## lms_core
module lms_core #(
    parameter WIDTH = 16,
    parameter FRAC  = 8
)(
    input wire clk,
    input wire rst,
    input wire start,
    input wire signed [WIDTH-1:0] x_in,
    input wire signed [WIDTH-1:0] d_in,
    output reg signed [WIDTH-1:0] y_out,
    output reg signed [WIDTH-1:0] e_out,
    output reg done
);
Size in the first run: ~4400 cells after synthesis, about 340 flip-flops, roughly 68 I/O pins, roughly 0.035 mm² of cells after synthesis.
clock: 4.65 ns
lec_check: 0
cap_margin: 20
core_margin: 2
core_utilization: 64
setup_slack_margin: 1.21
slew_margin: 20
run.sh (not shown) runs the stock make flow with config.mk's settings and CLKGATE_MAP_FILE=.
The first run reached the layout checks and failed them: negative setup slack.
Change:
- ABC_AREA: default -> 1
- CORE_UTILIZATION: 64 -> 72
- CTS_CLUSTER_DIAMETER: default -> 374
- CTS_CLUSTER_SIZE: default -> 99
- PLACE_DENSITY: default -> 0.42
- SETUP_SLACK_MARGIN: 1.21 -> default
- clock period: 4.65 -> 2.3 ns (I/O delays scaled with it)
After rerunning: This time the run died in clock tree synthesis. Synthesized area went up slightly. Die size came out lower by roughly a tenth. Synthesized cell count rises by about a fifth.
Change:
- ABC_AREA: 1 -> default
- CAP_MARGIN: 20 -> 5
- CTS_CLUSTER_DIAMETER: 374 -> 106
- CTS_CLUSTER_SIZE: 99 -> default
- PLACE_DENSITY: 0.42 -> 0.63
- SETUP_SLACK_MARGIN: default -> 0.51
- clock period: 2.3 -> 6.22 ns (I/O delays scaled with it)
=>
- With this change the flow completed, yet does not pass: negative setup slack
- synthesized cell count falls by 14%
- die size falls by 0.37%
- area after synthesis goes down by 0.37%
Change:
- ABC_AREA: default -> 1
- CAP_MARGIN: 5 -> 20
- CTS_CLUSTER_DIAMETER: 106 -> 397
- CTS_CLUSTER_SIZE: default -> 99
- PLACE_DENSITY: 0.63 -> 0.42
- SETUP_SLACK_MARGIN: 0.51 -> default
- clock period: 6.22 -> 2.3 ns (I/O delays scaled with it)
The changed run ended with an error in clock tree synthesis (DPL-0038).
Die area rises slightly.
Area after synthesis rises slightly.
Synthesized cell count grows by about a fifth.


Starting RTL as in the previous note.
Settings: LEC_CHECK=0, ABC_AREA=1, CAP_MARGIN=20, CORE_ASPECT_RATIO=0.82, CORE_MARGIN=4, CORE_UTILIZATION=40, GPL_ROUTABILITY_DRIVEN=0, GPL_TIMING_DRIVEN=0, SLEW_MARGIN=20; clock period 5.26 ns.
The baseline produced a layout that fails on setup timing.
Rerun with:
CORE_ASPECT_RATIO = 1.2   (was 0.82)
CORE_UTILIZATION = 35   (was 40)
CTS_CLUSTER_DIAMETER = 54   (was not set)
HOLD_SLACK_MARGIN = 0.04   (was not set)
MAX_ROUTING_LAYER = met4   (was not set)
MIN_ROUTING_LAYER = met1   (was not set)
PLACE_DENSITY_LB_ADDON = 0.03   (was not set)
SETUP_SLACK_MARGIN = 0.98   (was not set)
Outcome: The new run reached the layout checks and failed them: setup timing. Clock-buffer cell count climbs by 3. Global-route usage increases by 0.60 points. Non-clock buffer count decreases by 11. Final area is higher by 2.5%.
Rerun with:
ABC_AREA = not set   (was 1)
CORE_ASPECT_RATIO = not set   (was 1.2)
CORE_MARGIN = 2   (was 4)
CORE_UTILIZATION = 72   (was 35)
CTS_CLUSTER_DIAMETER = not set   (was 54)
GPL_ROUTABILITY_DRIVEN = not set   (was 0)
GPL_TIMING_DRIVEN = not set   (was 0)
HOLD_SLACK_MARGIN = not set   (was 0.04)
MAX_ROUTING_LAYER = not set   (was met4)
MIN_ROUTING_LAYER = not set   (was met1)
PLACE_DENSITY = 0.67   (was not set)
PLACE_DENSITY_LB_ADDON = not set   (was 0.03)
SETUP_SLACK_MARGIN = 1.22   (was 0.98)
clock period = 7.03 ns   (was 5.26 ns; I/O delays follow)
This time the run produced a clean layout.
Combinational power goes down by 86%.
Final cell count falls by 24%.
Sequential power drops by about 30%.
Synthesized cell count falls by about 14%.
Synthesized area went down by 0.37%.
Wire length fell by about 30%.
Worst hold slack degrades by 0.011 ns.
Setup slack improved by 1.5 ns.
Via count decreases by 7.5%.
Maximum frequency came out lower by about 4%.
First-iteration DRC count rose by about 50%.
Rerun with:
CORE_UTILIZATION = 70   (was 72)
CTS_CLUSTER_SIZE = 48   (was not set)
HOLD_SLACK_MARGIN = 0.29   (was not set)
PLACE_DENSITY = not set   (was 0.67)
PLACE_DENSITY_LB_ADDON = 0.01   (was not set)
SETUP_SLACK_MARGIN = 1.26   (was 1.22)
SLEW_MARGIN = 40   (was 20)
clock period = 4.31 ns   (was 7.03 ns; I/O delays follow)
Result: With this change the flow ended with an error in global routing on GRT-0232. Die area went up by 2.8%. Area after synthesis does not change. Synthesized cell count is unchanged.
Rerun with:
ABC_AREA = 1   (was not set)
CELL_PAD_IN_SITES_DETAIL_PLACEMENT = 0   (was not set)
CORE_ASPECT_RATIO = 1.26   (was not set)
CORE_UTILIZATION = 26   (was 70)
CTS_CLUSTER_DIAMETER = 317   (was not set)
CTS_CLUSTER_SIZE = not set   (was 48)
GPL_ROUTABILITY_DRIVEN = 0   (was not set)
GPL_TIMING_DRIVEN = 0   (was not set)
HOLD_SLACK_MARGIN = not set   (was 0.29)
MIN_ROUTING_LAYER = met1   (was not set)
PLACE_DENSITY = 0.94   (was not set)
PLACE_DENSITY_LB_ADDON = not set   (was 0.01)
SETUP_SLACK_MARGIN = 0.07   (was 1.26)
SLEW_MARGIN = 20   (was 40)
clock period = 4.8 ns   (was 4.31 ns; I/O delays follow)
- The new run never finished: it broke off in global routing, error GRT-0232
- die area increases to 2.7 times its value
- area after synthesis goes up by 0.37%
- synthesized cell count increases by 16%


lms_core again, from the RTL that the note above started with.
make LEC_CHECK=0 CAP_MARGIN=20 CORE_MARGIN=2 CORE_UTILIZATION=51 SLEW_MARGIN=20 finish   # period 7.42 ns
The starting point ran to the end with no violations.
Rerun with:
- ABC_AREA: default -> 1
- CAP_MARGIN: 20 -> 0
- CORE_ASPECT_RATIO: default -> 0.91
- CORE_UTILIZATION: 51 -> 72
- CTS_CLUSTER_DIAMETER: default -> 54
- CTS_CLUSTER_SIZE: default -> 93
- MAX_ROUTING_LAYER: default -> met4
- SETUP_SLACK_MARGIN: default -> 0.51
- TNS_END_PERCENT: default -> 75
- clock period: 7.42 -> 6.18 ns (I/O delays scaled with it)
What happened:
- The changed run completed, yet does not pass: setup timing
- cell area increases by 8.0%
- routed wire length increases by 31%
- hold slack is better by 0.016 ns
- clock power increases by 18%
- combinational power increases to 7.9 times its value
- register-to-register slack is worse by 0.69 ns
- first-iteration DRC count increases to 3.1 times its value
- total power increases by 82%
- sequential share of layout area decreases by 1.3 points
- count of clock-buffer cells in the layout decreases by 12
- critical path depth increases by 8
Power is estimated from default activity; no workload was simulated.
